## top
module top(
  input clk,
  input rst_n,
  input din_rx,
  output dout_tx_s1,
  output dout_tx_s2,
  output [31:0] addr_tx_s1,
  output [31:0] addr_tx_s2
    );
clock: 2.27 ns
lec_check: 0
abc_area: 1
cap_margin: 10
core_margin: 2
core_utilization: 70
cts_cluster_diameter: 353
setup_slack_margin: -0.13
slew_margin: 20
run.sh (not shown) runs the stock make flow with config.mk's settings and CLKGATE_MAP_FILE=.
The baseline finished but failed the layout checks on negative setup slack.
Next try:
CTS_CLUSTER_DIAMETER = 28   (was 353)
HOLD_SLACK_MARGIN = -0.07   (was default)
SETUP_SLACK_MARGIN = 0.58   (was -0.13)
What happened:
- With this change the flow ended with an error in global routing, error GRT-0232
- synthesized area is unchanged
- synthesized cell count does not change
- die area does not change
Next try:
CAP_MARGIN = 20   (was 10)
CTS_CLUSTER_DIAMETER = 130   (was 28)
HOLD_SLACK_MARGIN = default   (was -0.07)
SETUP_SLACK_MARGIN = default   (was 0.58)
After rerunning: The new run finished but fails on negative setup slack; die area stays the same; synthesized cell count does not change; synthesized area does not change.
Next try:
CORE_UTILIZATION = 60   (was 70)
CTS_CLUSTER_DIAMETER = default   (was 130)
PLACE_DENSITY = 0.6   (was default)
clock period = 3.45 ns   (was 2.27 ns; I/O delays follow)
Result:
- With this change the flow finished with timing, DRC and antenna clean
- cell area went down by a few percent
- count of clock-buffer cells in the layout increases by 15
- sequential share of layout area climbs by 2.1 points
- critical path depth does not change
- power came out lower by a quarter to a third
- worst setup slack improves by 830 ps
- combinational power goes down by well over a third
- wire length drops by a little under a tenth
- synthesized area is unchanged
- core utilization came out lower by 16 points
Next try:
ABC_AREA = default   (was 1)
CORE_UTILIZATION = 40   (was 60)
SETUP_SLACK_MARGIN = 0.34   (was default)
clock period = 4.09 ns   (was 3.45 ns; I/O delays follow)
What happened: The changed run finished with timing, DRC and antenna clean. Die area climbs by 37%. Count of clock-buffer cells in the layout stays the same. Utilization decreases by 23 points. Cell count falls by about 17%. Final area fell by 7.0%. Total power went down by 16%. Worst hold slack gets better by 12 ps. Sequential share of layout area increases by 3.2 points. Fmax drops by about 3.6%. Worst setup slack gets better by 510 ps.

========
== build 14 ==
top again, from the RTL that the note above started with.
make LEC_CHECK=0 CAP_MARGIN=20 CORE_MARGIN=2 CORE_UTILIZATION=72 CTS_CLUSTER_SIZE=15 PLACE_DENSITY_LB_ADDON=0.01 SETUP_SLACK_MARGIN=-0.21 SLEW_MARGIN=20 finish   # period 2.7 ns
In build 14 the implementation completed, yet the final layout does not meet the checks, the culprit being negative setup slack.
### build 14 -> build 29
- CTS_CLUSTER_SIZE no longer set, was 15
- CORE_UTILIZATION now 64, was 72
- PLACE_DENSITY_LB_ADDON no longer set, was 0.01
- SETUP_SLACK_MARGIN now 0.76, was -0.21
- the clock period (ns, I/O delays scaled along) now 4.03, was 2.7
### Flow results
- Build 29: done, clean on timing, DRC and antenna
- Relative to build 14, the final cell area reported for build 29 is lower.
- Between build 29 and build 14, it is build 29 whose worst path required time is higher, by 1.32 ns.
- Die area | build 29 > build 14
- Worst setup slack: higher on build 29
- Cell count: lower on build 14
- Measured against each other, build 14 and build 29 differ in horizontal extent of the die, the higher figure coming from build 29.
- Build 29 against build 14: first-pass GRT wire length shrank by about 4%; combinational group share of total power ~0 delta; core region area climbed 13%.
Inputs modified between build 29 and build 88:
- putting PLACE_DENSITY at 0.6 where nothing was set
- clearing SETUP_SLACK_MARGIN, which used to be 0.76
- putting CORE_ASPECT_RATIO at 1.15 where nothing was set
- swapping 64 for 68 in CORE_UTILIZATION
- swapping 4.03 for 5.0 in the clock period (ns, I/O delays scaled along)
Findings:
Power: build 88 draws less than build 29
Status: portion of total power attributed to combinational logic parity (build 88, build 29)
The maximum clock rate in build 29 is 1.3 times that in build 88.
Compared with build 29, build 88 shows a routed wire length that is 1400 um lower.
Actual slew at the worst max-slew pin: build 88 vs build 29 down 0.017 ns
Here is what was changed in the inputs of build 54 compared with build 88.
- CAP_MARGIN changed from 20 to 5
- CORE_UTILIZATION changed from 68 to 40
- PLACE_DENSITY removed (was 0.6)
- CORE_ASPECT_RATIO removed (was 1.15)
- CELL_PAD_IN_SITES_GLOBAL_PLACEMENT newly set to 3
- ABC_AREA newly set to 1
In the metrics for build 88 and build 54, the one carrying the higher final clock skew is build 54.
Build 54 falls short of build 88 in overall power consumption.
Build 54: post-synthesis instance total 697 above build 88
Setup changes, build 54 to build 45
- ABC_AREA removed (was 1)
- CAP_MARGIN changed from 5 to 20
- PLACE_DENSITY newly set to 0.6
- CELL_PAD_IN_SITES_GLOBAL_PLACEMENT removed (was 3)
- CORE_UTILIZATION changed from 40 to 22
- the clock period (ns, I/O delays scaled along) changed from 5.0 to 4.09
--- outcome ---
In the metrics for build 54 and build 45, the one carrying the higher proportion of power drawn by combinational gates is build 54.
Maximum fanout along the worst path was lower in the run labelled build 45.
Die size: build 45 exceeds build 54
Taking build 54 as the reference point, the global-route usage of build 45 falls by 12 points.
On register area, build 54 and build 45 are neck and neck.
In build 45, the total power consumption of the routed design came out 17% above the value in build 54.
o311a_1 as the master of the slowest instance on the critical path was reported by build 45, and dfxtp_1 by build 54.
Input-level comparison between build 24 and build 45:
- CORE_UTILIZATION now 40, was 22
Findings:
Count of clock buffers in the final design (build 45 / build 24): 0.893
In the metrics for build 24 and build 45, the one carrying the lower switching share of total power is build 24.
Comparing build 24 and build 45, the higher first-pass GRT wire length was measured on build 45.
Build 24: final non-filler cell area is 600 um2 lower than what build 45 reported.
Chip area was higher in build 45 than in build 24.
Build 24 against build 45: highest attainable clock frequency shows a reduction of 7.6 MHz, total routing resource utilization after global routing higher, worst setup slack down 0.098 ns.

========
Starting RTL as in the previous note.
## top
module top(
  input clk,
  input rst_n,
  input din_rx,
  output dout_tx_s1,
  output dout_tx_s2,
  output [31:0] addr_tx_s1,
  output [31:0] addr_tx_s2
    );
clock: 3.2 ns
lec_check: 0
cap_margin: 20
core_aspect_ratio: 0.72
core_margin: 2
core_utilization: 72
cts_cluster_diameter: 45
cts_cluster_size: 72
place_density_lb_addon: 0.01
setup_slack_margin: 0.84
slew_margin: 20
Change:
Settings changed: CORE_ASPECT_RATIO 0.72 to not set, CTS_CLUSTER_DIAMETER 45 to 205, CTS_CLUSTER_SIZE 72 to 35, PLACE_DENSITY_LB_ADDON 0.01 to not set, SETUP_SLACK_MARGIN 0.84 to 1.31.
Clock period 3.2 ns to 4.42 ns, I/O delays scaled along.
=> The changed run completed with no timing, DRC or antenna violations. Clock-buffer cell count is lower by 26. Final area fell by 6.3%. Utilization decreases by 5.7 points. Register-to-register slack gets better by 1.3 ns. Hold slack is about the same. Clock power went down by 61%. Power goes down by 43%. Setup slack gains 1.3 ns. Die size stays flat.
Change:
Settings changed: CTS_CLUSTER_DIAMETER 205 to not set, CTS_CLUSTER_SIZE 35 to not set, PLACE_DENSITY_LB_ADDON set to 0.01, SETUP_SLACK_MARGIN 1.31 to 0.84.
Clock period 4.42 ns to 3.33 ns, I/O delays scaled along.
What happened: Fmax is lower by 4.3%. Utilization rose by 6.0 points. Sequential share of layout area is lower by 3.3 points. Count of clock-buffer cells in the layout is higher by 53. Setup slack loses 1.2 ns. Clock power grows to 2.6 times its value. Total power increases by 72%. Via count goes up by about 7%. Cell area grows by 7.5%. Global-route usage went up by 3.3 points.
Change:
Settings changed: CORE_UTILIZATION 72 to 68, PLACE_DENSITY set to 0.6, PLACE_DENSITY_LB_ADDON 0.01 to not set, SETUP_SLACK_MARGIN 0.84 to not set.
Clock period 3.33 ns to 3.42 ns, I/O delays scaled along.
What happened: Setup slack improved by 0.074 ns; routed wire length shrinks by roughly a tenth; via count decreases by a few percent; area after synthesis stays the same; global-route usage decreases by 4.2 points.
Power is estimated from default activity; no workload was simulated.
